== v12 ==
==> flow/design.v (excerpt) <==
module  uart_top(
								input  clk,
								input  rst_n,
								input  din,
								input sw8,
								output  reg  [23:0] pic_out,
								output  reg [16:0] addr,
								output  reg wr_ram,
								output  tx,
								output  reg pic_done,    
								output  reg  pic_download,    
								output  reg [7:0] rgb_led
								);
clock: 10.0 ns
lec_check: 0
cap_margin: 20
core_aspect_ratio: 1.7
core_margin: 9
core_utilization: 40
cts_cluster_diameter: 375
cts_cluster_size: 100
slew_margin: 20
run.sh (not shown) runs the stock make flow with config.mk's settings and CLKGATE_MAP_FILE=.
In summary, v12 completed successfully, with a layout that passed the timing, DRC and antenna checks.
Modified inputs, v14 compared to v12
diff --git a/flow/config.mk b/flow/config.mk
--- a/flow/config.mk
+++ b/flow/config.mk
@@ -7,8 +7,10 @@
 export LEC_CHECK = 0
 export CAP_MARGIN = 20
-export CORE_ASPECT_RATIO = 1.7
-export CORE_MARGIN = 9
-export CORE_UTILIZATION = 40
+export CORE_ASPECT_RATIO = 0.5
+export CORE_MARGIN = 2
+export CORE_UTILIZATION = 66
 export CTS_CLUSTER_DIAMETER = 375
 export CTS_CLUSTER_SIZE = 100
+export SETUP_SLACK_MARGIN = -0.96
 export SLEW_MARGIN = 20
+export TNS_END_PERCENT = 5
Findings:
- Between v12 and v14, the flow reports overall power decreasing slightly.
- NOTE number of instances in the placed design v12->v14 decreased by more than 10%
- In the reports for v12 and v14, the larger data arrival at the endpoint of the critical path belongs to v12.
- Clock share of power, v12 and v14: larger value in v12

---

## pepper
Starting RTL as in the previous note.
export LEC_CHECK = 0
export ABC_AREA = 1
export CAP_MARGIN = 20
export CELL_PAD_IN_SITES_GLOBAL_PLACEMENT = 1
export CORE_ASPECT_RATIO = 1.28
export CORE_MARGIN = 2
export CORE_UTILIZATION = 32
export GPL_ROUTABILITY_DRIVEN = 0
export MAX_ROUTING_LAYER = met4
export SLEW_MARGIN = 25
create_clock -name core_clock -period 10.0 [get_ports {clk}]
pepper | stages: all done | timing, DRC, antenna: all pass
### pepper -> violet
Settings: GPL_ROUTABILITY_DRIVEN now 1, was 0; TNS_END_PERCENT now 75, previously not set; MAX_ROUTING_LAYER now met5, was met4; CTS_CLUSTER_DIAMETER now 27, previously not set; the clock period (ns, I/O delays scaled along) now 2.58, was 10.0.
- Maximum number of pins on one net before global-route repair delta for violet relative to pepper: about 9% lower
- Re via count: violet is about 1.4% up on pepper.
- Power spent charging and discharging nets ended up about 300% higher on violet than on pepper.
- | worst ir drop on vdd | violet vs pepper | about 350% higher |
- [compare] base=pepper new=violet: total number of nets in the final design +18; routed length on met2 went up; sequential share of cell area now sits lower.
- When violet is measured against pepper, its wire length turns out 2.4% higher.
- Total power: violet above pepper
- In the tables for violet and pepper, area overhead of the layout relative to synthesis reads lower with pepper.
Here is what was changed in the inputs of fjord compared with violet.
Settings: GPL_ROUTABILITY_DRIVEN: 1 -> unset; CORE_ASPECT_RATIO: 1.28 -> unset; CAP_MARGIN: 20 -> 40; MAX_ROUTING_LAYER: met5 -> unset; SLEW_MARGIN: 25 -> 20; CELL_PAD_IN_SITES_GLOBAL_PLACEMENT: 1 -> unset; TNS_END_PERCENT: 75 -> 20; CTS_CLUSTER_DIAMETER: 27 -> unset; CORE_UTILIZATION: 32 -> 72; the clock period (ns, I/O delays scaled along): 2.58 -> 7.49.
Summary — data arrival time of the critical path, fjord relative to violet: lower, by 1.14 ns.
Final cell area: fjord below violet
Final total power (fjord vs. violet) decreases by more than half
Per the comparison of fjord with violet, clock-buffer cell count higher; aggregate global-route resource usage higher.
[fjord vs violet] via count: higher in fjord
From fjord to violet, average footprint of a synthesized cell did not move at all.
Inputs modified between fjord and tundra:
Settings: a change of CAP_MARGIN from 40 to 20; a deleted ABC_AREA that had been 1; a deleted TNS_END_PERCENT that had been 20; a change of CORE_UTILIZATION from 72 to 43; a change of the clock period (ns, I/O delays scaled along) from 7.49 to 3.68.
Results
The run showing the smaller worst slew slack as a fraction of its limit is tundra. tundra vs fjord — chip area from the yosys synthesis statistics dropped by a few percent. tundra against fjord: area added between synthesis and finish grew by 1.7 points, final worst setup slack shrank by 4.22 ns, worst hold slack across all endpoints shrank by 0.040 ns, power grew by about 100%. Detailed placer's ending HPWL, tundra and fjord, lower one = tundra. In the reports for tundra and fjord, the smaller global-route usage belongs to tundra. tundra vs fjord: met3 demand-to-capacity share in global routing down. Critical path depth was lower in fjord than in tundra.
Modified inputs, xenon compared to tundra
Settings: ABC_AREA newly set to 0; SETUP_SLACK_MARGIN newly set to 0.57; CTS_CLUSTER_SIZE newly set to 23; CORE_UTILIZATION changed from 43 to 70; CAP_MARGIN changed from 20 to 0; the clock period (ns, I/O delays scaled along) changed from 3.68 to 2.04.
Results
xenon did not run to completion, as it errored out during clock tree synthesis (4_1_cts).
Per the comparison of xenon with tundra, unique cell type count in the Yosys netlist comparable; die outline area moved down; count of placed standard cells including taps dropped 33; post-place setup slack lost 1.54 ns; number of nets produced by synthesis did not really move.
On number of core rows: between xenon and tundra, it ends up higher for tundra.
Core area, xenon vs tundra: down by more than a quarter

---

Starting RTL as in the previous note.
==> flow/design.v (excerpt) <==
module  uart_top(
								input  clk,
								input  rst_n,
								input  din,
								input sw8,
								output  reg  [23:0] pic_out,
								output  reg [16:0] addr,
								output  reg wr_ram,
								output  tx,
								output  reg pic_done,    
								output  reg  pic_download,    
								output  reg [7:0] rgb_led
								);
make LEC_CHECK=0 CAP_MARGIN=30 CELL_PAD_IN_SITES_DETAIL_PLACEMENT=2 CELL_PAD_IN_SITES_GLOBAL_PLACEMENT=3 CORE_MARGIN=4 CORE_UTILIZATION=61 CTS_CLUSTER_DIAMETER=253 CTS_CLUSTER_SIZE=86 GPL_ROUTABILITY_DRIVEN=1 GPL_TIMING_DRIVEN=0 HOLD_SLACK_MARGIN=0.02 MAX_ROUTING_LAYER=met5 PLACE_DENSITY_LB_ADDON=0.07 SLEW_MARGIN=20 TNS_END_PERCENT=20 finish   # period 3.42 ns
The starting point never finished: it broke off in global placement without I/O (3_1_place_gp_skip_io) (FLW-0024).
Change:
CELL_PAD_IN_SITES_DETAIL_PLACEMENT = default   (was 2)
CELL_PAD_IN_SITES_GLOBAL_PLACEMENT = default   (was 3)
CORE_MARGIN = 2   (was 4)
CORE_UTILIZATION = 71   (was 61)
CTS_CLUSTER_DIAMETER = 221   (was 253)
CTS_CLUSTER_SIZE = default   (was 86)
GPL_TIMING_DRIVEN = 1   (was 0)
HOLD_SLACK_MARGIN = default   (was 0.02)
MAX_ROUTING_LAYER = default   (was met5)
PLACE_DENSITY_LB_ADDON = default   (was 0.07)
TNS_END_PERCENT = default   (was 20)
clock period = 3.08 ns   (was 3.42 ns; I/O delays follow)
After rerunning: The changed run completed and failed the layout checks on setup timing; synthesized cell count does not change; die size went down by about 20%; synthesized area stays the same.
Change:
CORE_UTILIZATION = 70   (was 71)
CTS_CLUSTER_DIAMETER = 228   (was 221)
clock period = 3.25 ns   (was 3.08 ns; I/O delays follow)
After rerunning: The changed run ran to the end with violations: setup timing. Via count grows by 1.6%. Utilization shrinks by 1.6 points. Area after synthesis is unchanged. Wire length hardly moves. Die size grows by 1.4%. Power shrinks by 8.9%. Clock-buffer cell count stays the same. Setup slack is worse by 34 ps. Cell area shrinks by 0.85%. Non-clock buffer count shrinks by 2. Fmax shrinks by 5.8%.
Change:
CAP_MARGIN = 20   (was 30)
CORE_UTILIZATION = 40   (was 70)
CTS_CLUSTER_DIAMETER = default   (was 228)
GPL_ROUTABILITY_DRIVEN = default   (was 1)
GPL_TIMING_DRIVEN = default   (was 1)
clock period = 3.68 ns   (was 3.25 ns; I/O delays follow)
Effect:
- Now the flow finished clean
- via count decreases by roughly a tenth
- clock power drops by roughly a tenth
- combinational power went down by well over a third
- count of clock-buffer cells in the layout stays the same
- maximum frequency went up slightly
- die area went up by well over a third
- hold slack gains 160 ps
- final area goes down by a few percent
Change:
ABC_AREA = 1   (was default)
CORE_UTILIZATION = 70   (was 40)
CTS_CLUSTER_DIAMETER = 233   (was default)
CTS_CLUSTER_SIZE = 23   (was default)
SETUP_SLACK_MARGIN = 0.85   (was default)
clock period = 2.93 ns   (was 3.68 ns; I/O delays follow)
After rerunning: The new run went through all stages and came out clean; final area came out higher by 9.2%; fmax came out higher by 31%; die size came out lower by 39%; via count came out higher by 39%; global-route usage came out higher by 17 points.
Change:
CORE_UTILIZATION = 72   (was 70)
CTS_CLUSTER_DIAMETER = default   (was 233)
CTS_CLUSTER_SIZE = default   (was 23)
SETUP_SLACK_MARGIN = default   (was 0.85)
clock period = 2.58 ns   (was 2.93 ns; I/O delays follow)
With this change the flow completed and failed the layout checks on setup timing.
Total power goes up by 13%.
Routed wire length rose by 3.4%.
Non-clock buffer count does not change.
Via count came out higher by 2.2%.
Clock power increases by about 20%.
Die size fell by about 2.7%.
First-iteration DRC count went up by 46%.
Sequential power rises by 13%.
Utilization went up by 0.63 points.
Cell count is unchanged.
Cell area drops by 1.2%.
Power and IR drop assume default switching activity.
